==> flow/design.v (excerpt) <==
module alu(
		input  FPUCLK,
		input  [31:0] A, B,
		input  [2:0]  CTRL,
		output reg [31:0] OUT
	);
For scale: ~1500 cells after synthesis, roughly 210 flip-flops, ~100 I/O pins.
clock: 5.5 ns
lec_check: 0
cap_margin: 20
cell_pad_in_sites_detail_placement: 0
core_aspect_ratio: 1.12
core_margin: 2
core_utilization: 16
cts_cluster_size: 76
gpl_timing_driven: 1
min_routing_layer: met2
place_density_lb_addon: 0.19
setup_slack_margin: 0.57
slew_margin: 25
run.sh (not shown) runs the stock make flow with config.mk's settings and CLKGATE_MAP_FILE=.
The first run completed with no timing, DRC or antenna violations.
Rerun with:
==> flow/config.mk (replaced) <==
export PLATFORM = sky130hd
export DESIGN_NAME = alu
export DESIGN_NICKNAME = alu
export VERILOG_FILES = /design/flow/design.v
export SDC_FILE = /design/flow/constraint.sdc
export NUM_CORES = 4
export LEC_CHECK = 0
export CAP_MARGIN = 20
export CORE_MARGIN = 2
export CORE_UTILIZATION = 45
export SETUP_SLACK_MARGIN = 0.74
export SLEW_MARGIN = 20
==> flow/constraint.sdc (replaced) <==
create_clock -name core_clock -period 2.95 [get_ports {FPUCLK}]
set_input_delay 0.5900 -clock core_clock [delete_from_list [all_inputs] [get_ports {FPUCLK}]]
set_output_delay 0.5900 -clock core_clock [all_outputs]
set_load 0.01 [all_outputs]
=>
- The new run reached the layout checks and failed them: negative setup slack
- total power goes up by 110%
- setup slack loses 2400 ps
- global-route usage increases by 11 points
- die area drops by 64%
- cell count falls by 20%
Rerun with:
--- a/flow/config.mk
+++ b/flow/config.mk
@@ -7,0 +8 @@
+export ABC_AREA = 1
@@ -10,2 +11,3 @@
-export CORE_UTILIZATION = 45
-export SETUP_SLACK_MARGIN = 0.74
+export CORE_UTILIZATION = 72
+export CTS_CLUSTER_DIAMETER = 338
+export CTS_CLUSTER_SIZE = 10
==> flow/constraint.sdc (replaced) <==
create_clock -name core_clock -period 4.65 [get_ports {FPUCLK}]
set_input_delay 0.9300 -clock core_clock [delete_from_list [all_inputs] [get_ports {FPUCLK}]]
set_output_delay 0.9300 -clock core_clock [all_outputs]
set_load 0.01 [all_outputs]
Result: The new run completed, yet does not pass: negative setup slack. Critical path depth goes up by 4. Design area goes down by 20%. Die size goes down by 36%. Global-route usage goes up by 22 points. Wire length goes up by 20%. Non-clock buffer count goes down by 261. Final cell count goes down by 1.6%. Total power goes down by 49%. Worst setup slack is better by 1700 ps. Sequential power goes down by 34%.
Rerun with:
--- a/flow/config.mk
+++ b/flow/config.mk
@@ -8 +7,0 @@
-export ABC_AREA = 1
@@ -11,3 +10 @@
-export CORE_UTILIZATION = 72
-export CTS_CLUSTER_DIAMETER = 338
-export CTS_CLUSTER_SIZE = 10
+export CORE_UTILIZATION = 69
==> flow/constraint.sdc (replaced) <==
create_clock -name core_clock -period 5.38 [get_ports {FPUCLK}]
set_input_delay 1.0760 -clock core_clock [delete_from_list [all_inputs] [get_ports {FPUCLK}]]
set_output_delay 1.0760 -clock core_clock [all_outputs]
set_load 0.01 [all_outputs]
Outcome:
- The new run produced a layout that fails on negative setup slack
- synthesized cell count falls by about a fifth
- global-route usage falls by 13 points
- synthesized area falls slightly
- via count falls by about a fifth
- sequential share of layout area rises by 0.13 points
- power falls by roughly a tenth
- count of clock-buffer cells in the layout rises by 1

* * *

run A:
alu again, from the RTL that the note above started with.
clock: 7.83 ns
lec_check: 0
cap_margin: 10
cell_pad_in_sites_detail_placement: 2
cell_pad_in_sites_global_placement: 1
core_aspect_ratio: 1.71
core_margin: 2
core_utilization: 42
cts_cluster_diameter: 386
gpl_routability_driven: 1
gpl_timing_driven: 1
hold_slack_margin: 0.05
max_routing_layer: met4
min_routing_layer: met2
slew_margin: 25
Input changes introduced in run B (baseline for comparison: run A):
# run A
export LEC_CHECK = 0
export CAP_MARGIN = 10
export CELL_PAD_IN_SITES_DETAIL_PLACEMENT = 2
export CELL_PAD_IN_SITES_GLOBAL_PLACEMENT = 1
export CORE_ASPECT_RATIO = 1.71
export CORE_MARGIN = 2
export CORE_UTILIZATION = 42
export CTS_CLUSTER_DIAMETER = 386
export GPL_ROUTABILITY_DRIVEN = 1
export GPL_TIMING_DRIVEN = 1
export HOLD_SLACK_MARGIN = 0.05
export MAX_ROUTING_LAYER = met4
export MIN_ROUTING_LAYER = met2
export SLEW_MARGIN = 25
create_clock -name core_clock -period 7.83 [get_ports {FPUCLK}]
# run B
export LEC_CHECK = 0
export CAP_MARGIN = 20
export CORE_MARGIN = 2
export CORE_UTILIZATION = 40
export SLEW_MARGIN = 20
create_clock -name core_clock -period 5.5 [get_ports {FPUCLK}]
==> comparison <==
- Sort run B and run A by reported clock group power, ascending, and run A comes first.
- | period utilization | run B vs run A | 8.2 points higher |
- When run B is set beside run A, its signal arrival time at the worst endpoint turns out to be 1.61 ns smaller.
- Of run B and run A, the run reporting the higher number of clock buffers inserted by TritonCTS was run B.
- In run B relative to run A, total power had gone up by more than a quarter.
- Going from run A to run B, detailed-routed wire length on met3 shrinks by 88%.
- Run B vs. run A: antenna diode count down 1; detailed-routed wire length on met2 lower; layout overhead on the synthesized area rose by 3.4 points; cell area rose about 3%.
Relative to run B, the following input files were edited for run C:
# run B
export LEC_CHECK = 0
export CAP_MARGIN = 20
export CORE_MARGIN = 2
export CORE_UTILIZATION = 40
export SLEW_MARGIN = 20
create_clock -name core_clock -period 5.5 [get_ports {FPUCLK}]
# run C
export LEC_CHECK = 0
export CAP_MARGIN = 20
export CORE_MARGIN = 2
export CORE_UTILIZATION = 72
export SLEW_MARGIN = 20
export TNS_END_PERCENT = 5
create_clock -name core_clock -period 1.26 [get_ports {FPUCLK}]
- Tool error DPL-0038 stopped run C during clock tree synthesis (4_1_cts); no final results.
- Going from run B to run C, standard cell core area shrank by more than a quarter.
- Y dimension of the die, run C vs run B: down by more than 10%
- Run B -> run C: cell area after placement increased by more than 10%
- The cell row count in run B is 1.4 times that in run C.
Setup changes, run C to run D
# run C
export LEC_CHECK = 0
export CAP_MARGIN = 20
export CORE_MARGIN = 2
export CORE_UTILIZATION = 72
export SLEW_MARGIN = 20
export TNS_END_PERCENT = 5
create_clock -name core_clock -period 1.26 [get_ports {FPUCLK}]
# run D
export LEC_CHECK = 0
export CAP_MARGIN = 20
export CORE_MARGIN = 2
export CORE_UTILIZATION = 66
export CTS_CLUSTER_SIZE = 17
export SLEW_MARGIN = 20
create_clock -name core_clock -period 5.15 [get_ports {FPUCLK}]
### Flow results
Run D had finished all stages when the layout checks came back failing, citing setup timing. Per the comparison of run D with run C, die size picked up an extra 8.8%, synthesized-area fraction occupied by adder cells neither gained nor lost much. Run C has lower row count than run D. Looking at area of placed instances, run D sits about 11% below run C. Xor/xnor cell area share of the yosys netlist: run C vs run D identical. Re synthesized flop and latch total: no difference whatsoever between run C and run D. Diff run C -> run D | initial core utilization | decrease of 7.1 points. From run D to run C, synthesized chip area reported by yosys did not move at all.
Power and IR drop assume default switching activity.
